==> flow/design.v (excerpt) <==
module mips_core (
	input         clk,
	input         rst,
	output [31:0] imem_addr,
	input  [31:0] imem_rdata,
	output [31:0] dmem_addr,
	output [31:0] dmem_wdata,
	output [3:0]  dmem_wmask,
	output        dmem_we,
	input  [31:0] dmem_rdata,
	output        wb_en,
	output [4:0]  wb_reg,
	output [31:0] wb_data
);
Size in the first run: about 210 I/O pins.
make LEC_CHECK=0 ABC_AREA=0 CAP_MARGIN=40 CELL_PAD_IN_SITES_DETAIL_PLACEMENT=0 CELL_PAD_IN_SITES_GLOBAL_PLACEMENT=3 CORE_MARGIN=3 CORE_UTILIZATION=40 CTS_CLUSTER_DIAMETER=62 CTS_CLUSTER_SIZE=78 GPL_TIMING_DRIVEN=0 MAX_ROUTING_LAYER=met4 MIN_ROUTING_LAYER=met2 SLEW_MARGIN=20 finish   # period 12.9 ns
run.sh (not shown) runs the stock make flow with config.mk's settings and CLKGATE_MAP_FILE=.
The starting point died in global routing (5_1_grt) (GRT-0116).
Rerun with:
ABC_AREA = unset   (was 0)
CAP_MARGIN = 20   (was 40)
CELL_PAD_IN_SITES_DETAIL_PLACEMENT = unset   (was 0)
CELL_PAD_IN_SITES_GLOBAL_PLACEMENT = unset   (was 3)
CORE_MARGIN = 2   (was 3)
CTS_CLUSTER_DIAMETER = unset   (was 62)
CTS_CLUSTER_SIZE = unset   (was 78)
GPL_TIMING_DRIVEN = unset   (was 0)
MAX_ROUTING_LAYER = unset   (was met4)
MIN_ROUTING_LAYER = unset   (was met2)
PLACE_DENSITY = 0.6   (was unset)
SETUP_SLACK_MARGIN = 0.2   (was unset)
clock period = 11.8 ns   (was 12.9 ns; I/O delays follow)
The changed run completed with no timing, DRC or antenna violations. Synthesized area stays the same. Die area fell by 0.99%. Synthesized cell count is unchanged.
Rerun with:
CORE_UTILIZATION = 57   (was 40)
CTS_CLUSTER_DIAMETER = 28   (was unset)
MAX_ROUTING_LAYER = met4   (was unset)
TNS_END_PERCENT = 50   (was unset)
clock period = 6.56 ns   (was 11.8 ns; I/O delays follow)
Effect: The changed run did not get past global routing (5_1_grt); synthesized cell count is unchanged; die size is lower by 30%; area after synthesis does not change.
Rerun with:
CORE_UTILIZATION = 55   (was 57)
CTS_CLUSTER_DIAMETER = unset   (was 28)
CTS_CLUSTER_SIZE = 100   (was unset)
MAX_ROUTING_LAYER = unset   (was met4)
TNS_END_PERCENT = unset   (was 50)
What happened: This time the run finished but failed the layout checks on setup timing. Synthesized cell count is unchanged. Die size increases by 3.6%. Area after synthesis stays the same.
Rerun with:
CORE_UTILIZATION = 57   (was 55)
CTS_CLUSTER_DIAMETER = 28   (was unset)
CTS_CLUSTER_SIZE = 61   (was 100)
TNS_END_PERCENT = 50   (was unset)
Effect: The changed run failed in global routing (5_1_grt) on GRT-0116; die area went down by about 3.5%; synthesized area does not change; synthesized cell count is unchanged.


Starting RTL as in the previous note.
==> flow/config.mk <==
export PLATFORM = sky130hd
export DESIGN_NAME = mips_core
export DESIGN_NICKNAME = mips_core
export VERILOG_FILES = /design/flow/design.v
export SDC_FILE = /design/flow/constraint.sdc
export NUM_CORES = 4
export LEC_CHECK = 0
export CAP_MARGIN = 20
export CORE_MARGIN = 2
export CORE_UTILIZATION = 57
export CTS_CLUSTER_SIZE = 34
export SLEW_MARGIN = 20
==> flow/constraint.sdc <==
create_clock -name core_clock -period 6.56 [get_ports {clk}]
set_input_delay 1.3120 -clock core_clock [delete_from_list [all_inputs] [get_ports {clk}]]
set_output_delay 1.3120 -clock core_clock [all_outputs]
set_load 0.01 [all_outputs]
The first run aborted during 5_1_grt with GRT-0232.
Next try:
Settings changed: CTS_CLUSTER_DIAMETER set to 356, CTS_CLUSTER_SIZE 34 to not set, PLACE_DENSITY set to 0.6, SETUP_SLACK_MARGIN set to 1.18, TNS_END_PERCENT set to 50.
After rerunning:
- Now the flow completed and failed the layout checks on negative setup slack
- die area stays the same
- area after synthesis stays the same
- synthesized cell count is unchanged
Next try:
Settings changed: CORE_UTILIZATION 57 to 68, CTS_CLUSTER_DIAMETER 356 to not set, SETUP_SLACK_MARGIN 1.18 to 0.2, TNS_END_PERCENT 50 to not set.
Clock period 6.56 ns to 16.9 ns, I/O delays scaled along.
=>
- This time the run failed in 5_1_grt (ODB-0269)
- synthesized area does not change
- synthesized cell count is unchanged
- die size went down by about 16%
Next try:
Settings changed: CORE_ASPECT_RATIO set to 0.93, CORE_UTILIZATION 68 to 64, SETUP_SLACK_MARGIN 0.2 to 1.52, TNS_END_PERCENT set to 15.
Clock period 16.9 ns to 11.2 ns, I/O delays scaled along.
Effect: The new run aborted during 5_1_grt, error GRT-0116; die area went up by a few percent; area after synthesis stays the same; synthesized cell count does not change.


Setup of the previous run:
Starting RTL as in the previous note.
Design mips_core, start of the top module:
module mips_core (
	input         clk,
	input         rst,
	output [31:0] imem_addr,
	input  [31:0] imem_rdata,
	output [31:0] dmem_addr,
	output [31:0] dmem_wdata,
	output [3:0]  dmem_wmask,
	output        dmem_we,
	input  [31:0] dmem_rdata,
	output        wb_en,
	output [4:0]  wb_reg,
	output [31:0] wb_data
);
Settings: LEC_CHECK=0, ABC_AREA=0, CAP_MARGIN=40, CELL_PAD_IN_SITES_DETAIL_PLACEMENT=0, CELL_PAD_IN_SITES_GLOBAL_PLACEMENT=3, CORE_MARGIN=2, CORE_UTILIZATION=40, CTS_CLUSTER_SIZE=78, GPL_TIMING_DRIVEN=0, MAX_ROUTING_LAYER=met4, MIN_ROUTING_LAYER=met2, SLEW_MARGIN=20; clock period 12.9 ns.
The previous run never completed; the flow aborted with a tool error in 5_1_grt.
> inputs changed (the previous run -> the current run)
# the previous run
export LEC_CHECK = 0
export ABC_AREA = 0
export CAP_MARGIN = 40
export CELL_PAD_IN_SITES_DETAIL_PLACEMENT = 0
export CELL_PAD_IN_SITES_GLOBAL_PLACEMENT = 3
export CORE_MARGIN = 2
export CORE_UTILIZATION = 40
export CTS_CLUSTER_SIZE = 78
export GPL_TIMING_DRIVEN = 0
export MAX_ROUTING_LAYER = met4
export MIN_ROUTING_LAYER = met2
export SLEW_MARGIN = 20
create_clock -name core_clock -period 12.9 [get_ports {clk}]
# the current run
export LEC_CHECK = 0
export CAP_MARGIN = 20
export CORE_MARGIN = 2
export CORE_UTILIZATION = 54
export PLACE_DENSITY = 0.6
export SETUP_SLACK_MARGIN = 0.2
export SLEW_MARGIN = 20
create_clock -name core_clock -period 11.8 [get_ports {clk}]
- The final layout from the current run, which completed every stage, passed the timing, DRC and antenna checks at the end of the flow.
- Measured against each other, the current run and the previous run differ in tally of buffers added on design ports, the lower figure coming from the previous run.
- In the flow results for the current run and the previous run, the number of cells in the design after placement is smaller on the current run.
- Buffer depth of the longest clock path came out exactly the same in the current run and the previous run.
